==> inputs of build 21 <==
==> flow/design.v (excerpt) <==
module PCPU(
	input clock,
	input enable,
	input reset,
	input start,
	input [15:0] d_datain,
	input [15:0] i_datain,
	input [3:0] select_y,
	output wire [7:0] d_addr,
	output wire [15:0] d_dataout,
	output wire d_we,
	output wire [7:0] i_addr,
	output reg [15:0] y
);
Settings: LEC_CHECK=0, CAP_MARGIN=20, CELL_PAD_IN_SITES_DETAIL_PLACEMENT=0, CELL_PAD_IN_SITES_GLOBAL_PLACEMENT=0, CORE_ASPECT_RATIO=1.19, CORE_MARGIN=2, CORE_UTILIZATION=61, CTS_CLUSTER_SIZE=44, GPL_ROUTABILITY_DRIVEN=0, GPL_TIMING_DRIVEN=1, HOLD_SLACK_MARGIN=0.13, MAX_ROUTING_LAYER=met4, PLACE_DENSITY_LB_ADDON=0.01, SETUP_SLACK_MARGIN=0.52, SLEW_MARGIN=5; clock period 1.77 ns.
run.sh (not shown) runs the stock make flow with config.mk's settings and CLKGATE_MAP_FILE=.
==> inputs of build 26, as changes to build 21 <==
Settings changed: CELL_PAD_IN_SITES_DETAIL_PLACEMENT 0 to default, CELL_PAD_IN_SITES_GLOBAL_PLACEMENT 0 to default, CORE_ASPECT_RATIO 1.19 to default, CORE_UTILIZATION 61 to 52, CTS_CLUSTER_SIZE 44 to default, GPL_ROUTABILITY_DRIVEN 0 to default, GPL_TIMING_DRIVEN 1 to default, HOLD_SLACK_MARGIN 0.13 to default, MAX_ROUTING_LAYER met4 to default, PLACE_DENSITY_LB_ADDON 0.01 to default, SETUP_SLACK_MARGIN 0.52 to default, SLEW_MARGIN 5 to 20.
==> flow/constraint.sdc (replaced) <==
create_clock -name core_clock -period 5.21 [get_ports {clock}]
set_input_delay 1.0420 -clock core_clock [delete_from_list [all_inputs] [get_ports {clock}]]
set_output_delay 1.0420 -clock core_clock [all_outputs]
set_load 0.01 [all_outputs]
==> qor summary <==
quantity                                                                      build 21                  build 26
Area fraction in full adders, half adders and majority gates                    0.0273                    0.0273
Number of warnings reported in the yosys synthesis log                               2                         2
Vertical extent of the die                                                      228 um                    226 um
Clock sinks                                                                        277                       277
Placement Rows                                                                      82                        81
Asr flop ratio synth                                                              1.00                      1.00
Post-placement setup slack                                                    -2100 ps                    423 ps
Total die size                                                            0.0438 sq mm              0.0513 sq mm
Postcts setup bufs                                                                 129                         0
Flip-flop and latch count after synthesis                                          277                       277
Cells resized by post-CTS repair                                                   670                         0
Instance count after placement with tap cells included                            4627                      3811
Total placed instance area                                                0.0360 sq mm              0.0276 sq mm
Mapped Area                                                               0.0257 sq mm              0.0257 sq mm
Post-cts hold buffer count                                                           1                         0
Top-area cell share                                                              0.269                     0.269
Cell type with the largest total area after synthesis         sky130_fd_sc_hd__dfrtp_1  sky130_fd_sc_hd__dfrtp_1
Die Width                                                                       192 um                    226 um
Run status                                                              did not finish  timing/DRC/antenna clean
Last stage reached                                                      global routing                         -
Cells in synth_stat.txt                                                           3175                      3175
Effective utilization at floorplan                                               0.615                     0.527
Chip area line of the yosys report                                        0.0257 sq mm              0.0257 sq mm
Cells after Synth                                                                 3175                      3175
Post-DP HPWL                                                                    103 mm                   91.5 mm
Core Area                                                                 0.0419 sq mm              0.0488 sq mm
Post-synthesis compound-gate area fraction                                       0.294                     0.294
Clock buffer count from CTS                                                         29                        31


==> inputs of 11-10 <==
Starting RTL as in the previous note.
clock: 3.22 ns
lec_check: 0
abc_area: 1
cap_margin: 20
cell_pad_in_sites_detail_placement: 1
cell_pad_in_sites_global_placement: 2
core_aspect_ratio: 1.75
core_margin: 2
core_utilization: 59
cts_cluster_size: 51
gpl_routability_driven: 0
gpl_timing_driven: 0
max_routing_layer: met4
setup_slack_margin: 0.82
slew_margin: 10
tns_end_percent: 35
==> 02-27: changes against 11-10 <==
ABC_AREA = default   (was 1)
CELL_PAD_IN_SITES_DETAIL_PLACEMENT = default   (was 1)
CELL_PAD_IN_SITES_GLOBAL_PLACEMENT = default   (was 2)
CTS_CLUSTER_SIZE = default   (was 51)
GPL_ROUTABILITY_DRIVEN = default   (was 0)
GPL_TIMING_DRIVEN = default   (was 0)
MAX_ROUTING_LAYER = default   (was met4)
SETUP_SLACK_MARGIN = default   (was 0.82)
SLEW_MARGIN = 20   (was 10)
TNS_END_PERCENT = default   (was 35)
==> flow/constraint.sdc (replaced) <==
create_clock -name core_clock -period 2.95 [get_ports {clock}]
set_input_delay 0.5900 -clock core_clock [delete_from_list [all_inputs] [get_ports {clock}]]
set_output_delay 0.5900 -clock core_clock [all_outputs]
set_load 0.01 [all_outputs]
==> results.ini <==
[synth]
yosys.area_share.aoi=0.294
avgSynthCellArea_um2=8.10
yosys_area_um2=25700
postSynthSeqShare=0.269
common_cells=352 x nand2_1, 304 x o21ai_0, 293 x nor2_1, 277 x dfrtp_1, 213 x clkbuf_1

[outcome]
stop_stage=global routing (5_1_grt)
status=aborted with a tool error
error_line=[ERROR GRT-0116] Global routing finished with congestion. Check the congestion regions in the DRC Viewer.

[floorplan]
coreArea_um2=43200

The numbers above come from 02-27.

==> results.ini <==
[outcome]
error_line=[ERROR GPL-0301] Utilization 122.665 % exceeds 100%.
status=aborted with a tool error
stop_stage=global placement without I/O (3_1_place_gp_skip_io)

[synth]
postSynthSeqShare=0.274
yosys.area_share.aoi=0.266
common_cells=978 x nand2_1, 427 x o21ai_0, 421 x inv_1, 285 x nand3_1, 277 x dfrtp_1
avgSynthCellArea_um2=6.40

The numbers above come from 11-10.



==> exp/umber: inputs <==
PCPU again, from the RTL that the note above started with.
clock: 3.59 ns
lec_check: 0
cap_margin: 40
core_margin: 2
core_utilization: 72
cts_cluster_size: 35
place_density: 0.65
setup_slack_margin: 0.68
slew_margin: 20
==> exp/zinc (differences from exp/umber) <==
- CAP_MARGIN: 40 -> 20
- CELL_PAD_IN_SITES_DETAIL_PLACEMENT: default -> 2
- CELL_PAD_IN_SITES_GLOBAL_PLACEMENT: default -> 1
- CORE_MARGIN: 2 -> 10
- CORE_UTILIZATION: 72 -> 55
- CTS_CLUSTER_SIZE: 35 -> default
- GPL_ROUTABILITY_DRIVEN: default -> 0
- GPL_TIMING_DRIVEN: default -> 1
- PLACE_DENSITY: 0.65 -> default
- SETUP_SLACK_MARGIN: 0.68 -> default
==> flow/constraint.sdc (replaced) <==
create_clock -name core_clock -period 5.5 [get_ports {clock}]
set_input_delay 1.1000 -clock core_clock [delete_from_list [all_inputs] [get_ports {clock}]]
set_output_delay 1.1000 -clock core_clock [all_outputs]
set_load 0.01 [all_outputs]
==> comparison table <==
Result of the run: exp/zinc stopped before the end; exp/umber stopped before the end
Failing step: exp/zinc detailed placement (3_5_place_dp); exp/umber global routing (5_1_grt)
Die ar.: exp/zinc 55830 µm²; exp/umber 37260 µm²
Cells in synth_stat.txt: exp/zinc 3175; exp/umber 3175
Post-synthesis async set-or-reset flop share: exp/zinc 100.0%; exp/umber 100.0%
Number of warning messages in the yosys log: exp/zinc 2; exp/umber 2
Complex Gates by Area: exp/zinc 29.38%; exp/umber 29.38%
Post-synthesis area per instance: exp/zinc 8.103 µm²; exp/umber 8.103 µm²
Boundary Pins: exp/zinc 89; exp/umber 89
Fp_density: exp/zinc 55.50%; exp/umber 72.69%
Synth top cell by count: exp/zinc nand2_1; exp/umber nand2_1
Die boundary width: exp/zinc 236.3 µm; exp/umber 193.0 µm
Standard-cell row count: exp/zinc 79; exp/umber 69
Number of enable-type register cells in the synthesized netlist: exp/zinc 0; exp/umber 0
Yosys xor share: exp/zinc 2.587%; exp/umber 2.587%
Synth Area in Simple Gates: exp/zinc 18.50%; exp/umber 18.50%
Number of nets produced by synthesis: exp/zinc 3270; exp/umber 3270
Post-Syn Instances: exp/zinc 3175; exp/umber 3175
Seq share, synth: exp/zinc 26.94%; exp/umber 26.94%
Area of the mapped netlist: exp/zinc 25730 µm²; exp/umber 25730 µm²
Placeable core area: exp/zinc 46360 µm²; exp/umber 35400 µm²
Cell type with the largest total area after synthesis: exp/zinc dfrtp_1; exp/umber dfrtp_1
Proportion of netlist area held by the largest area contributor: exp/zinc 26.94%; exp/umber 26.94%
PortBufs: exp/zinc 88; exp/umber 88
Height of the die: exp/zinc 236.3 µm; exp/umber 193.0 µm
Chip area from the yosys synthesis statistics: exp/zinc 25730 µm²; exp/umber 25730 µm²
Mux share: exp/zinc 13.90%; exp/umber 13.90%


==> inputs of build 74 <==
Starting RTL as in the previous note.
## PCPU
module PCPU(
	input clock,
	input enable,
	input reset,
	input start,
	input [15:0] d_datain,
	input [15:0] i_datain,
	input [3:0] select_y,
	output wire [7:0] d_addr,
	output wire [15:0] d_dataout,
	output wire d_we,
	output wire [7:0] i_addr,
	output reg [15:0] y
);
Settings: LEC_CHECK=0, CAP_MARGIN=20, CELL_PAD_IN_SITES_DETAIL_PLACEMENT=0, CELL_PAD_IN_SITES_GLOBAL_PLACEMENT=3, CORE_MARGIN=8, CORE_UTILIZATION=49, GPL_ROUTABILITY_DRIVEN=1, MAX_ROUTING_LAYER=met4, MIN_ROUTING_LAYER=met2, PLACE_DENSITY_LB_ADDON=0.12, SETUP_SLACK_MARGIN=-0.11, SLEW_MARGIN=30, TNS_END_PERCENT=40; clock period 3.15 ns.
==> trial 46: changes against build 74 <==
Settings changed: CELL_PAD_IN_SITES_GLOBAL_PLACEMENT 3 to 0, CORE_ASPECT_RATIO set to 0.85, CORE_MARGIN 8 to 2, CORE_UTILIZATION 49 to 61, CTS_CLUSTER_SIZE set to 44, GPL_TIMING_DRIVEN set to 1, HOLD_SLACK_MARGIN set to 0.13, MAX_ROUTING_LAYER met4 to unset, MIN_ROUTING_LAYER met2 to unset, PLACE_DENSITY_LB_ADDON 0.12 to unset, SETUP_SLACK_MARGIN -0.11 to -0.33, SLEW_MARGIN 30 to 5, TNS_END_PERCENT 40 to unset.
==> flow/constraint.sdc (replaced) <==
create_clock -name core_clock -period 3.4 [get_ports {clock}]
set_input_delay 0.6800 -clock core_clock [delete_from_list [all_inputs] [get_ports {clock}]]
set_output_delay 0.6800 -clock core_clock [all_outputs]
set_load 0.01 [all_outputs]
==> build 79: changes against build 74 <==
Settings changed: CELL_PAD_IN_SITES_DETAIL_PLACEMENT 0 to unset, CELL_PAD_IN_SITES_GLOBAL_PLACEMENT 3 to unset, CORE_MARGIN 8 to 2, CORE_UTILIZATION 49 to 66, GPL_ROUTABILITY_DRIVEN 1 to unset, MAX_ROUTING_LAYER met4 to unset, MIN_ROUTING_LAYER met2 to unset, PLACE_DENSITY_LB_ADDON 0.12 to unset, SETUP_SLACK_MARGIN -0.11 to unset, SLEW_MARGIN 30 to 20, TNS_END_PERCENT 40 to unset.
==> flow/constraint.sdc (replaced) <==
create_clock -name core_clock -period 4.44 [get_ports {clock}]
set_input_delay 0.8880 -clock core_clock [delete_from_list [all_inputs] [get_ports {clock}]]
set_output_delay 0.8880 -clock core_clock [all_outputs]
set_load 0.01 [all_outputs]
==> qor summary <==
metric                                                                         build 74                    trial 46                    build 79
Run status                                                    aborted with a tool error    finished with violations    finished with violations
Last stage reached                                         global placement without I/O                           -                           -
Layout check failures                                                                 -                setup timing                setup timing
Count of input and output buffers                                                     -                          88                          88
Total wirelength of the detailed-routed design                                        -                   130000 µm                   121000 µm
Logic share of the area                                                               -                       54.3%                       61.1%
Post-Place Cell Area                                                                  -                  0.0313 mm²                  0.0275 mm²
Worst setup slack for register-to-register paths                                      -                    -0.72 ns                    -0.13 ns
Number of inverters outside the clock class in the layout                             -                          98                          98
WP depth                                                                              -                          15                          14
Final hold violations                                                                 -                           0                           0
Least-Margin Pin Slew                                                                 -                     1.25 ns                     1.23 ns
Final Non-Filler Cells                                                                -                        4264                        3736
Root Driver                                                                           -  sky130_fd_sc_hd__clkbuf_16  sky130_fd_sc_hd__clkbuf_16
First drt pass iteration count                                                        -                          17                          22
Total number of multi-input combinational cells                                       -                        2520                        2520
Register-to-Register Path Depth                                                       -                          15                          14
Capture point of the worst path                                                       -                   reg_A[13]                     smdr[1]
Final core occ                                                                        -                       80.6%                       74.5%


==> 04-10 <==
PCPU again, from the RTL that the note above started with.
export LEC_CHECK = 0
export CAP_MARGIN = 20
export CORE_MARGIN = 2
export CORE_UTILIZATION = 40
export SLEW_MARGIN = 20
create_clock -name core_clock -period 5.23 [get_ports {clock}]
==> 03-23 (differences from 04-10) <==
--- a/flow/config.mk
+++ b/flow/config.mk
@@ -7,5 +7,10 @@
 export LEC_CHECK = 0
 export CAP_MARGIN = 20
-export CORE_MARGIN = 2
-export CORE_UTILIZATION = 40
+export CELL_PAD_IN_SITES_DETAIL_PLACEMENT = 2
+export CELL_PAD_IN_SITES_GLOBAL_PLACEMENT = 1
+export CORE_MARGIN = 10
+export CORE_UTILIZATION = 70
+export CTS_CLUSTER_DIAMETER = 381
+export GPL_ROUTABILITY_DRIVEN = 1
+export GPL_TIMING_DRIVEN = 1
 export SLEW_MARGIN = 20
==> flow/constraint.sdc (replaced) <==
create_clock -name core_clock -period 5.5 [get_ports {clock}]
set_input_delay 1.1000 -clock core_clock [delete_from_list [all_inputs] [get_ports {clock}]]
set_output_delay 1.1000 -clock core_clock [all_outputs]
set_load 0.01 [all_outputs]
==> 02-06 (differences from 04-10) <==
--- a/flow/config.mk
+++ b/flow/config.mk
@@ -6,6 +6,9 @@
 export NUM_CORES = 4
 export LEC_CHECK = 0
-export CAP_MARGIN = 20
+export CAP_MARGIN = 5
 export CORE_MARGIN = 2
-export CORE_UTILIZATION = 40
+export CORE_UTILIZATION = 72
+export CTS_CLUSTER_SIZE = 35
+export PLACE_DENSITY = 0.65
+export SETUP_SLACK_MARGIN = 0.53
 export SLEW_MARGIN = 20
==> flow/constraint.sdc (replaced) <==
create_clock -name core_clock -period 3.63 [get_ports {clock}]
set_input_delay 0.7260 -clock core_clock [delete_from_list [all_inputs] [get_ports {clock}]]
set_output_delay 0.7260 -clock core_clock [all_outputs]
set_load 0.01 [all_outputs]
==> results <==
item                                                                                     04-10                       02-06                         03-23
Overall die area                                                                   0.06637 mm²                 0.03726 mm²                   0.04482 mm²
Number of post-CTS setup repair buffers                                                      0                          41                             -
Clock Sink Count                                                                           277                         277                             -
Horizontal die size                                                                   257.6 µm                    193.0 µm                      211.7 µm
Post-synthesis share of cell area spent on and-or and or-and gates                      0.2938                      0.2938                        0.2938
Outcome                                                               timing/DRC/antenna clean   aborted with a tool error     aborted with a tool error
Stage where the flow stopped                                                                 -              global routing  global placement without I/O
Number of buffers inserted by hold repair at cts                                             0                           0                             -
Tally of buffers added on design ports                                                      88                          88                             -
Ports placed on the boundary                                                                89                          89                             -
Half-perimeter wire length after detailed placement                                   98110 µm                    84010 µm                             -
Floorplan Utilization                                                                   0.4064                      0.7269                        0.7061
Final RePlAce weighted congestion                                                        1.096                       1.368                             -
Clock tree buffer depth                                                                      3                           3                             -
H-tree depth                                                                                 2                           1                             -
Worst Setup Slack post-DPL                                                           0.4251 ns                  -0.2279 ns                             -
Library cell used as clock root buffer                              sky130_fd_sc_hd__clkbuf_16  sky130_fd_sc_hd__clkbuf_16                             -
Post-synthesis cell type count                                                             101                         101                           101
Placed instance count                                                                     4001                        3818                             -
Area post-placement                                                                0.02791 mm²                 0.02924 mm²                             -
Rows                                                                                        92                          69                            70
Floorplan Core Area                                                                0.06331 mm²                 0.03540 mm²                   0.03643 mm²
Number of CTS-inserted buffers                                                              34                          30                             -
Vertical die dimension                                                                257.6 µm                    193.0 µm                      211.7 µm
Resized cells post-CTS                                                                       0                         231                             -


==> wip/garnet: inputs <==
PCPU again, from the RTL that the note above started with.
clock: 5.84 ns
lec_check: 0
abc_area: 0
cap_margin: 20
cell_pad_in_sites_detail_placement: 0
core_aspect_ratio: 0.76
core_margin: 2
core_utilization: 23
gpl_timing_driven: 0
max_routing_layer: met4
place_density_lb_addon: 0.18
slew_margin: 40
tns_end_percent: 95
==> wip/fjord (differences from wip/garnet) <==
==> flow/config.mk (replaced) <==
export PLATFORM = sky130hd
export DESIGN_NAME = PCPU
export DESIGN_NICKNAME = PCPU
export VERILOG_FILES = /design/flow/design.v
export SDC_FILE = /design/flow/constraint.sdc
export NUM_CORES = 4
export LEC_CHECK = 0
export ABC_AREA = 1
export CAP_MARGIN = 20
export CORE_MARGIN = 2
export CORE_UTILIZATION = 72
export CTS_CLUSTER_DIAMETER = 218
export CTS_CLUSTER_SIZE = 99
export SETUP_SLACK_MARGIN = 0.89
export SLEW_MARGIN = 20
==> flow/constraint.sdc (replaced) <==
create_clock -name core_clock -period 3.03 [get_ports {clock}]
set_input_delay 0.6060 -clock core_clock [delete_from_list [all_inputs] [get_ports {clock}]]
set_output_delay 0.6060 -clock core_clock [all_outputs]
set_load 0.01 [all_outputs]
==> wip/delta (differences from wip/garnet) <==
==> flow/config.mk (replaced) <==
export PLATFORM = sky130hd
export DESIGN_NAME = PCPU
export DESIGN_NICKNAME = PCPU
export VERILOG_FILES = /design/flow/design.v
export SDC_FILE = /design/flow/constraint.sdc
export NUM_CORES = 4
export LEC_CHECK = 0
export ABC_AREA = 1
export CAP_MARGIN = 15
export CELL_PAD_IN_SITES_DETAIL_PLACEMENT = 1
export CELL_PAD_IN_SITES_GLOBAL_PLACEMENT = 1
export CORE_ASPECT_RATIO = 0.85
export CORE_MARGIN = 6
export CORE_UTILIZATION = 27
export CTS_CLUSTER_SIZE = 44
export GPL_ROUTABILITY_DRIVEN = 0
export GPL_TIMING_DRIVEN = 1
export HOLD_SLACK_MARGIN = 0.13
export MAX_ROUTING_LAYER = met4
export PLACE_DENSITY_LB_ADDON = 0.03
export SETUP_SLACK_MARGIN = 0.87
export SLEW_MARGIN = 5
==> flow/constraint.sdc (replaced) <==
create_clock -name core_clock -period 5.14 [get_ports {clock}]
set_input_delay 1.0280 -clock core_clock [delete_from_list [all_inputs] [get_ports {clock}]]
set_output_delay 1.0280 -clock core_clock [all_outputs]
set_load 0.01 [all_outputs]
==> wip/willow (differences from wip/garnet) <==
==> flow/config.mk (replaced) <==
export PLATFORM = sky130hd
export DESIGN_NAME = PCPU
export DESIGN_NICKNAME = PCPU
export VERILOG_FILES = /design/flow/design.v
export SDC_FILE = /design/flow/constraint.sdc
export NUM_CORES = 4
export LEC_CHECK = 0
export CAP_MARGIN = 20
export CORE_MARGIN = 2
export CORE_UTILIZATION = 55
export SLEW_MARGIN = 20
==> flow/constraint.sdc (replaced) <==
create_clock -name core_clock -period 5.23 [get_ports {clock}]
set_input_delay 1.0460 -clock core_clock [delete_from_list [all_inputs] [get_ports {clock}]]
set_output_delay 1.0460 -clock core_clock [all_outputs]
set_load 0.01 [all_outputs]
==> summary of the runs <==
wip/willow finished clean. wip/fjord did not get past 4_1_cts on DPL-0033. wip/garnet finished but fails on negative setup slack. wip/delta ran to the end with no violations. The highest sequential share of layout area belongs to wip/willow, the lowest to wip/garnet. Worst setup slack: wip/delta > wip/willow > wip/garnet. Non-clock buffer count, highest first: wip/garnet, wip/delta, wip/willow.
==> figures <==
| metric | wip/fjord | wip/willow | wip/garnet | wip/delta |
|---|---|---|---|---|
| Outcome | aborted with a tool error | timing/DRC/antenna clean | failed layout checks | timing/DRC/antenna clean |
| Stage where the flow stopped | 4_1_cts | - | - | - |
| Violated checks | - | - | negative setup slack | - |
| Final-layout setup total negative slack | - | 0 ns | -0.0563 ns | 0 ns |
| Final layout net count | - | 3257 | 3402 | 4144 |
| Core Density at Floorplan | 73.1% | 55.5% | 23.3% | 27.5% |
| Antenna-violating nets left | - | 0 | 0 | 0 |
| Horizontal die size | 191 µm | 220 µm | 388 µm | 344 µm |
| Met2 Use GR | - | 76.2% | 39.8% | 41.7% |
| Simple Share, Synth | 30.0% | 18.5% | 18.5% | 30.0% |
| Core region area | 34500 µm² | 46400 µm² | 110000 µm² | 91900 µm² |
